==> branch umber: inputs <==
==> flow/design.v (excerpt) <==
module cordic_sin_cos
(
    input clk,
    input reset_n,
    input i_call,
    input [31:0] i_data,
    output o_done,
    output [31:0] o_cos,
    output [31:0] o_sin
);
clock: 26.4 ns
lec_check: 0
abc_area: 1
cap_margin: 20
cell_pad_in_sites_detail_placement: 0
core_margin: 2
core_utilization: 51
cts_cluster_size: 88
gpl_timing_driven: 1
hold_slack_margin: 0.03
place_density_lb_addon: 0.11
setup_slack_margin: -2.0
slew_margin: 20
run.sh (not shown) runs the stock make flow with config.mk's settings and CLKGATE_MAP_FILE=.
==> branch sierra (differences from branch umber) <==
--- a/flow/config.mk
+++ b/flow/config.mk
@@ -9,10 +9,10 @@
 export CAP_MARGIN = 20
 export CELL_PAD_IN_SITES_DETAIL_PLACEMENT = 0
 export CORE_MARGIN = 2
-export CORE_UTILIZATION = 51
+export CORE_UTILIZATION = 58
 export CTS_CLUSTER_SIZE = 88
 export GPL_TIMING_DRIVEN = 1
 export HOLD_SLACK_MARGIN = 0.03
 export PLACE_DENSITY_LB_ADDON = 0.11
-export SETUP_SLACK_MARGIN = -2.0
+export SETUP_SLACK_MARGIN = -1.25
 export SLEW_MARGIN = 20
==> flow/constraint.sdc (replaced) <==
create_clock -name core_clock -period 17.5 [get_ports {clk}]
set_input_delay 3.5000 -clock core_clock [delete_from_list [all_inputs] [get_ports {clk}]]
set_output_delay 3.5000 -clock core_clock [all_outputs]
set_load 0.01 [all_outputs]
==> branch delta (differences from branch umber) <==
==> flow/config.mk (replaced) <==
export PLATFORM = sky130hd
export DESIGN_NAME = cordic_sin_cos
export DESIGN_NICKNAME = cordic_sin_cos
export VERILOG_FILES = /design/flow/design.v
export SDC_FILE = /design/flow/constraint.sdc
export NUM_CORES = 4
export LEC_CHECK = 0
export CAP_MARGIN = 20
export CORE_ASPECT_RATIO = 0.5
export CORE_MARGIN = 2
export CORE_UTILIZATION = 28
export SETUP_SLACK_MARGIN = -2.0
export SLEW_MARGIN = 5
==> flow/constraint.sdc (replaced) <==
create_clock -name core_clock -period 30.0 [get_ports {clk}]
set_input_delay 6.0000 -clock core_clock [delete_from_list [all_inputs] [get_ports {clk}]]
set_output_delay 6.0000 -clock core_clock [all_outputs]
set_load 0.01 [all_outputs]
==> branch juniper (differences from branch umber) <==
--- a/flow/config.mk
+++ b/flow/config.mk
@@ -6,13 +6,16 @@
 export NUM_CORES = 4
 export LEC_CHECK = 0
 export ABC_AREA = 1
-export CAP_MARGIN = 20
-export CELL_PAD_IN_SITES_DETAIL_PLACEMENT = 0
-export CORE_MARGIN = 2
+export CAP_MARGIN = 5
+export CELL_PAD_IN_SITES_DETAIL_PLACEMENT = 2
+export CORE_ASPECT_RATIO = 0.68
+export CORE_MARGIN = 9
 export CORE_UTILIZATION = 51
 export CTS_CLUSTER_SIZE = 88
+export GPL_ROUTABILITY_DRIVEN = 0
 export GPL_TIMING_DRIVEN = 1
 export HOLD_SLACK_MARGIN = 0.03
 export PLACE_DENSITY_LB_ADDON = 0.11
 export SETUP_SLACK_MARGIN = -2.0
 export SLEW_MARGIN = 20
+export TNS_END_PERCENT = 45
==> flow/constraint.sdc (replaced) <==
create_clock -name core_clock -period 44.2 [get_ports {clk}]
set_input_delay 8.8400 -clock core_clock [delete_from_list [all_inputs] [get_ports {clk}]]
set_output_delay 8.8400 -clock core_clock [all_outputs]
set_load 0.01 [all_outputs]
==> summary.txt <==
antenna cell count = 0
comb. cell area = 20900 µm²
Comb/total area = 0.689
mux share = 0.00980
fill count = 5766
Die Span X = 241 µm
# Cells Yosys = 4518
fin nets = 4647
status = finished clean
Worst setup endpoint = u_sin_cos.deg[9]
That was branch umber.
==> summary.txt <==
Layout Check Failures = negative setup slack
# Cells Yosys = 3904
Worst setup endpoint = u_sin_cos.deg[19]
status = failed layout checks
antenna cell count = 4
fin nets = 4017
worst setup margin = -5.81 ps
setup violators final = 1
CLK BUF = 18
post-DP HPWL = 75800 µm
fill count = 10800
Comb/total area = 0.727
Die Span X = 454 µm
That was branch delta.
==> summary.txt <==
status = did not finish
Failed at = detailed placement
Tool Error = [ERROR DPL-0033] detailed placement checks failed during check placement.
Simple-Gate Area Share = 0.411
# Cells Yosys = 4518
FP Util = 0.517
Post-Syn Nets = 4666
Die Span X = 305 µm
PortBufs = 99
Die Y = 213 µm
ys async rst share = 1.00
That was branch juniper.
==> summary.txt <==
status = failed layout checks
Layout Check Failures = negative setup slack
comb. cell area = 22800 µm²
fin nets = 5119
Mapped Area = 28600 µm²
Die Span X = 226 µm
worst setup margin = -3050 ps
fill count = 3941
# Cells Yosys = 4518
setup violators final = 35
That was branch sierra.


==> trial 69: inputs <==
==> flow/design.v <==
`timescale 1ns / 1ps
module cordic_sin_cos
(
    input clk,
    input reset_n,
    input i_call,
    input [31:0] i_data,
    output o_done,
    output [31:0] o_cos,
    output [31:0] o_sin
);
cordic_sin_cos_core u_sin_cos (
    .clk     ( clk ),
    .reset_n ( reset_n ),
    .i_call  ( i_call ),
    .i_data  ( i_data ),
    .o_done  ( o_done ),
    .o_cos   ( o_cos ),
    .o_sin   ( o_sin )
);
endmodule
module cordic_sin_cos_core(
    clk,
    reset_n,
    i_call,
    i_data,
    o_done,
    o_cos,
    o_sin
);
     input clk;
     input reset_n;
	 input i_call; 
	 input signed [31:0] i_data;
	 output o_done;
	 output signed [31:0] o_cos;
	 output signed [31:0] o_sin;	 
	 function [31:0] atan;
	    input [3:0] idx;
	    case( idx )
	       4'd0: atan = 32'd2949120;  4'd1: atan = 32'd1740992;  4'd2: atan = 32'd919872;  4'd3: atan = 32'd466944;
	       4'd4: atan = 32'd234368;   4'd5: atan = 32'd117312;   4'd6: atan = 32'd58688;   4'd7: atan = 32'd29312;
	       4'd8: atan = 32'd14656;    4'd9: atan = 32'd7360;     4'd10: atan = 32'd3648;   4'd11: atan = 32'd1856;
	       4'd12: atan = 32'd896;     4'd13: atan = 32'd448;     4'd14: atan = 32'd256;    default: atan = 32'd128;
	    endcase
	 endfunction
	 reg signed [31:0]x,y,tx,ty,deg,rcos,rsin;
	 reg [7:0]i,seg;
	 reg isdone,isnegcos,isnegsin,isswap;
	 always @ ( posedge clk or negedge reset_n )
	 if( !reset_n )
	 begin
	    { x,y,deg,rcos,rsin } <= { 32'd0,32'd0,32'd0,32'd0,32'd0};
		i <= 8'd0;
		{ isdone,isnegcos,isnegsin,isswap } <= { 1'b0,1'b0,1'b0,1'b0 };
	 end
	 else if( i_call )
	 case( i )       
  	    0:
		begin
		   seg = i_data / 90;
		   if( seg == 0 ) 
		   begin 
		   	  deg <= i_data; 
		   	  isnegcos <= 0; 
		   	  isnegsin <= 0; 
		   	  isswap <= 0; 
		   end
		   else if( seg == 1 ) 
		   begin 
		   	  deg <= i_data - 90; 
		   	  isnegcos <= 1; 
		   	  isnegsin <= 0; 
		   	  isswap <= 1; 
		   end
		   else if( seg == 2 ) 
		   begin 
		   	  deg <= i_data - 180; 
		   	  isnegcos <= 1; 
		   	  isnegsin <= 1; 
		   	  isswap <= 0; 
		   end
		   else if( seg == 3 ) 
		   begin 
		   	  deg <= i_data - 270; 
		   	  isnegcos <= 0; 
		   	  isnegsin <= 1; 
		   	  isswap <= 1;  
		   end 
		   i <= i + 1'b1;
	    end		 
		1:
		begin 
		   x <= 32'd39797; 
		   y <= 32'd0; 
		   deg <= deg << 16; 
		   i <= i + 1'b1; 
		end					 
		2,3,4,5,6,7,8,9,10,11,12,13,14,15,16,17:
		if( deg > 0 )
		begin
		   ty = y >>> i-2;
		   tx = x >>> i-2;
		   x <= x - ty;
		   y <= y + tx;
		   deg <= deg - atan(i-2);
		   i <= i + 1'b1;
		end
		else
		begin
		   ty = y >>> i-2;
		   tx = x >>> i-2;
		   x <= x + ty ;
		   y <= y - tx ;
		   deg <= deg + atan(i-2);
		   i <= i + 1'b1;
		end
		18:
		begin 
		   {rcos,rsin} <= isswap ? { y,x } : { x,y }; 
		   i <= i + 1'b1; 
		end			
		19:
		begin 
		   isdone <= 1'b1; 
		   i <= i + 1'b1; 
		end		
		20:
		begin 
		   isdone <= 1'b0; 
		   i <= 8'd0; 
		end		   
	 endcase
	 assign o_done = isdone;
	 assign o_cos = isnegcos ? -(rcos) : rcos;
	 assign o_sin = isnegsin ? -(rsin) : rsin;
endmodule
==> flow/run.sh <==
#!/bin/bash
# the make line also repeats each setting of config.mk as NAME=value (left out here)
make -C /OpenROAD-flow-scripts/flow DESIGN_CONFIG=/design/flow/config.mk WORK_HOME=/design/flow/orfs CLKGATE_MAP_FILE= finish
==> flow/config.mk <==
export PLATFORM = sky130hd
export DESIGN_NAME = cordic_sin_cos
export DESIGN_NICKNAME = cordic_sin_cos
export VERILOG_FILES = /design/flow/design.v
export SDC_FILE = /design/flow/constraint.sdc
export NUM_CORES = 4
export LEC_CHECK = 0
export ABC_AREA = 1
export CAP_MARGIN = 20
export CORE_MARGIN = 2
export CORE_UTILIZATION = 71
export CTS_CLUSTER_DIAMETER = 369
export CTS_CLUSTER_SIZE = 95
export PLACE_DENSITY = 0.38
export SLEW_MARGIN = 20
==> flow/constraint.sdc <==
create_clock -name core_clock -period 12.8 [get_ports {clk}]
set_input_delay 2.5600 -clock core_clock [delete_from_list [all_inputs] [get_ports {clk}]]
set_output_delay 2.5600 -clock core_clock [all_outputs]
set_load 0.01 [all_outputs]
==> trial 17: changes against trial 69 <==
ABC_AREA = default   (was 1)
CORE_UTILIZATION = 40   (was 71)
CTS_CLUSTER_DIAMETER = default   (was 369)
CTS_CLUSTER_SIZE = default   (was 95)
PLACE_DENSITY = default   (was 0.38)
==> flow/constraint.sdc (replaced) <==
create_clock -name core_clock -period 30.0 [get_ports {clk}]
set_input_delay 6.0000 -clock core_clock [delete_from_list [all_inputs] [get_ports {clk}]]
set_output_delay 6.0000 -clock core_clock [all_outputs]
set_load 0.01 [all_outputs]
==> build 95: changes against trial 69 <==
ABC_AREA = default   (was 1)
CAP_MARGIN = 0   (was 20)
CORE_ASPECT_RATIO = 0.5   (was default)
CORE_UTILIZATION = 72   (was 71)
CTS_CLUSTER_DIAMETER = default   (was 369)
CTS_CLUSTER_SIZE = default   (was 95)
PLACE_DENSITY = default   (was 0.38)
SETUP_SLACK_MARGIN = -2.0   (was default)
==> flow/constraint.sdc (replaced) <==
create_clock -name core_clock -period 30.0 [get_ports {clk}]
set_input_delay 6.0000 -clock core_clock [delete_from_list [all_inputs] [get_ports {clk}]]
set_output_delay 6.0000 -clock core_clock [all_outputs]
set_load 0.01 [all_outputs]
==> qor summary <==
                                                                                      build 95       trial 17                  trial 69
Status                                                                finished with violations  timing/DRC/antenna clean    stopped before the end
Last stage reached                                                                           -              -  global routing (5_1_grt)
Layout check failures                                                     negative setup slack              -                         -
Proportion of cell area spent on the clock network                                      0.0199         0.0182                         -
Post-Synth AOI/OAI Area                                                                  0.344          0.344                     0.183
Via count                                                                                32800          29800                         -
Uppermost signal routing layer after detailed routing                                     met5           met4                         -
Multiplexer share of the synthesized area                                               0.0685         0.0685                   0.00980
Width of the die                                                                   285 microns    270 microns               205 microns
Cell count along the critical path                                                          80             82                         -
Total number of sequential cells                                                           172            172                         -
Syn_nets                                                                                  4052           4052                      4666
Count of placed standard cells in the final layout, fillers left out                      4395           4824                         -
Multi-input gate share of the layout cell area                                           0.756          0.743                         -
Wire length on met1                                                              37200 microns  43100 microns                         -
Amount of wire on met2 after detailed routing                                    44400 microns  42000 microns                         -
Sequential Area                                                                  0.00432 sq mm  0.00431 sq mm                         -
Launch point of the critical path                                                    i_data[3]      i_data[2]                         -


==> wip/harbor: inputs <==
RTL: the design.v shown in full above, as it stands there.
clock: 30.0 ns
lec_check: 0
cap_margin: 20
cell_pad_in_sites_detail_placement: 1
core_aspect_ratio: 1.8
core_margin: 10
core_utilization: 65
cts_cluster_size: 26
gpl_routability_driven: 1
gpl_timing_driven: 1
min_routing_layer: met2
place_density_lb_addon: 0.11
slew_margin: 15
tns_end_percent: 55
==> inputs of wip/willow, as changes to wip/harbor <==
Settings changed: CELL_PAD_IN_SITES_DETAIL_PLACEMENT 1 to unset, CORE_ASPECT_RATIO 1.8 to unset, CORE_MARGIN 10 to 2, CORE_UTILIZATION 65 to 40, CTS_CLUSTER_SIZE 26 to unset, GPL_ROUTABILITY_DRIVEN 1 to unset, GPL_TIMING_DRIVEN 1 to unset, MIN_ROUTING_LAYER met2 to unset, PLACE_DENSITY_LB_ADDON 0.11 to unset, SLEW_MARGIN 15 to 20, TNS_END_PERCENT 55 to unset.
==> flow/constraint.sdc (replaced) <==
create_clock -name core_clock -period 29.1 [get_ports {clk}]
set_input_delay 5.8200 -clock core_clock [delete_from_list [all_inputs] [get_ports {clk}]]
set_output_delay 5.8200 -clock core_clock [all_outputs]
set_load 0.01 [all_outputs]
==> qor summary <==
                                                                  wip/willow                         wip/harbor
# rows                                                                    97                                102
Final estimated routing congestion in global placement                0.9868                              1.272
Die outline height                                             270.2 microns                      300.2 microns
Ao+oa area frac                                                       34.44%                             34.44%
Overall die area                                                 73020 sq um                        52730 sq um
Post-synth top area cell                                             dfrtp_1                            dfrtp_1
Count of input and output buffers                                         99                                 99
Core area                                                        70150 sq um                        43140 sq um
Die X-Extent                                                   270.2 microns                      175.7 microns
Starting density of the core                                          40.41%                             65.72%
Number of synthesized flops with an enable pin                             0                                  0
Share of synthesized registers carrying an async set or reset         100.0%                             100.0%
Outcome                                             timing/DRC/antenna clean          aborted with a tool error
Last stage reached                                                         -  detailed placement (3_5_place_dp)


==> run Y: inputs <==
// cordic_sin_cos: RTL as listed in full above, without the edits since
clock: 26.4 ns
lec_check: 0
abc_area: 0
cap_margin: 35
cell_pad_in_sites_detail_placement: 0
core_margin: 2
core_utilization: 45
cts_cluster_diameter: 170
cts_cluster_size: 14
gpl_timing_driven: 1
hold_slack_margin: 0.03
place_density_lb_addon: 0.11
setup_slack_margin: -1.77
slew_margin: 20
==> inputs of run G, as changes to run Y <==
Settings changed: ABC_AREA 0 to 1, CAP_MARGIN 35 to 5, CORE_UTILIZATION 45 to 72, CTS_CLUSTER_DIAMETER 170 to not set, CTS_CLUSTER_SIZE 14 to 88, MAX_ROUTING_LAYER set to met4, PLACE_DENSITY set to 0.66, PLACE_DENSITY_LB_ADDON 0.11 to not set, SETUP_SLACK_MARGIN -1.77 to -1.21.
==> flow/constraint.sdc (replaced) <==
create_clock -name core_clock -period 20.1 [get_ports {clk}]
set_input_delay 4.0200 -clock core_clock [delete_from_list [all_inputs] [get_ports {clk}]]
set_output_delay 4.0200 -clock core_clock [all_outputs]
set_load 0.01 [all_outputs]
==> qor summary <==
item                                                                                   run G                     run Y
Standard cell core area                                                            38900 µm²                 62600 µm²
Area post-placement                                                                32200 µm²                 31600 µm²
Die W                                                                                 203 µm                    255 µm
Post-synthesis xor/xnor area fraction                                                 0.0769                     0.110
Floorplan die height                                                                  203 µm                    255 µm
Setup slack at placement                                                            -1.63 ns                 -0.530 ns
Half-perimeter wire length after detailed placement                                  72.0 mm                   75.1 mm
Fraction of post-synthesis cell area in the top cell type by area                      0.151                     0.152
Area figure in the yosys stat output                                               28600 µm²                 28300 µm²
Number of placed cells counting well taps                                               5346                      4887
Status                                                             aborted with a tool error  finished with violations
Stage where the flow stopped                                                         5_1_grt                         -
Violated checks                                                                            -      negative setup slack
Count of mapped cells out of synthesis                                                  4518                      3904
Fp util                                                                                0.735                     0.453
Post-synthesis cell area                                                           28600 µm²                 28300 µm²
Die Footprint                                                                      41300 µm²                 65000 µm²


==> v9: inputs <==
// cordic_sin_cos: RTL as listed in full above, without the edits since
clock: 26.4 ns
lec_check: 0
abc_area: 1
cap_margin: 5
cell_pad_in_sites_detail_placement: 2
core_margin: 9
core_utilization: 51
cts_cluster_size: 88
gpl_routability_driven: 0
gpl_timing_driven: 1
hold_slack_margin: 0.03
place_density_lb_addon: 0.11
setup_slack_margin: -2.0
slew_margin: 20
tns_end_percent: 85
==> v15 (differences from v9) <==
==> flow/config.mk (replaced) <==
export PLATFORM = sky130hd
export DESIGN_NAME = cordic_sin_cos
export DESIGN_NICKNAME = cordic_sin_cos
export VERILOG_FILES = /design/flow/design.v
export SDC_FILE = /design/flow/constraint.sdc
export NUM_CORES = 4
export LEC_CHECK = 0
export ABC_AREA = 0
export CAP_MARGIN = 35
export CELL_PAD_IN_SITES_DETAIL_PLACEMENT = 2
export CORE_ASPECT_RATIO = 0.68
export CORE_MARGIN = 9
export CORE_UTILIZATION = 17
export CTS_CLUSTER_SIZE = 88
export GPL_ROUTABILITY_DRIVEN = 0
export GPL_TIMING_DRIVEN = 1
export HOLD_SLACK_MARGIN = -0.08
export PLACE_DENSITY_LB_ADDON = 0.11
export SETUP_SLACK_MARGIN = 5.0
export SLEW_MARGIN = 20
export TNS_END_PERCENT = 45
==> flow/constraint.sdc (replaced) <==
create_clock -name core_clock -period 43.0 [get_ports {clk}]
set_input_delay 8.6000 -clock core_clock [delete_from_list [all_inputs] [get_ports {clk}]]
set_output_delay 8.6000 -clock core_clock [all_outputs]
set_load 0.01 [all_outputs]
==> results <==
|  | v15 | v9 |
|---|---|---|
| Part of the Yosys area used for sequential elements | 0.152 | 0.151 |
| Die width | 513 um | 255 um |
| Proportion of netlist area held by the largest area contributor | 0.152 | 0.151 |
| Synthesized area per cell | 7.26 um^2 | 6.33 um^2 |
| Post-Synthesis Cells | 3904 | 4518 |
| Post-Synth XOR/XNOR Area | 0.110 | 0.0769 |
| Nets at Floorplan | 4052 | 4666 |
| Run status | timing/DRC/antenna clean | aborted with a tool error |
| Failing step | - | detailed placement (3_5_place_dp) |
| Die H | 355 um | 255 um |
| Yosys synthesis chip area | 28300 um^2 | 28600 um^2 |
| Number of cells in the yosys synthesis report | 3904 | 4518 |
| Post-synthesis share of cell area spent on and-or and or-and gates | 0.344 | 0.183 |
| Area of the chip | 182000 um^2 | 64900 um^2 |
| Core footprint | 166000 um^2 | 55300 um^2 |
| Count of different cell masters after synthesis | 144 | 80 |
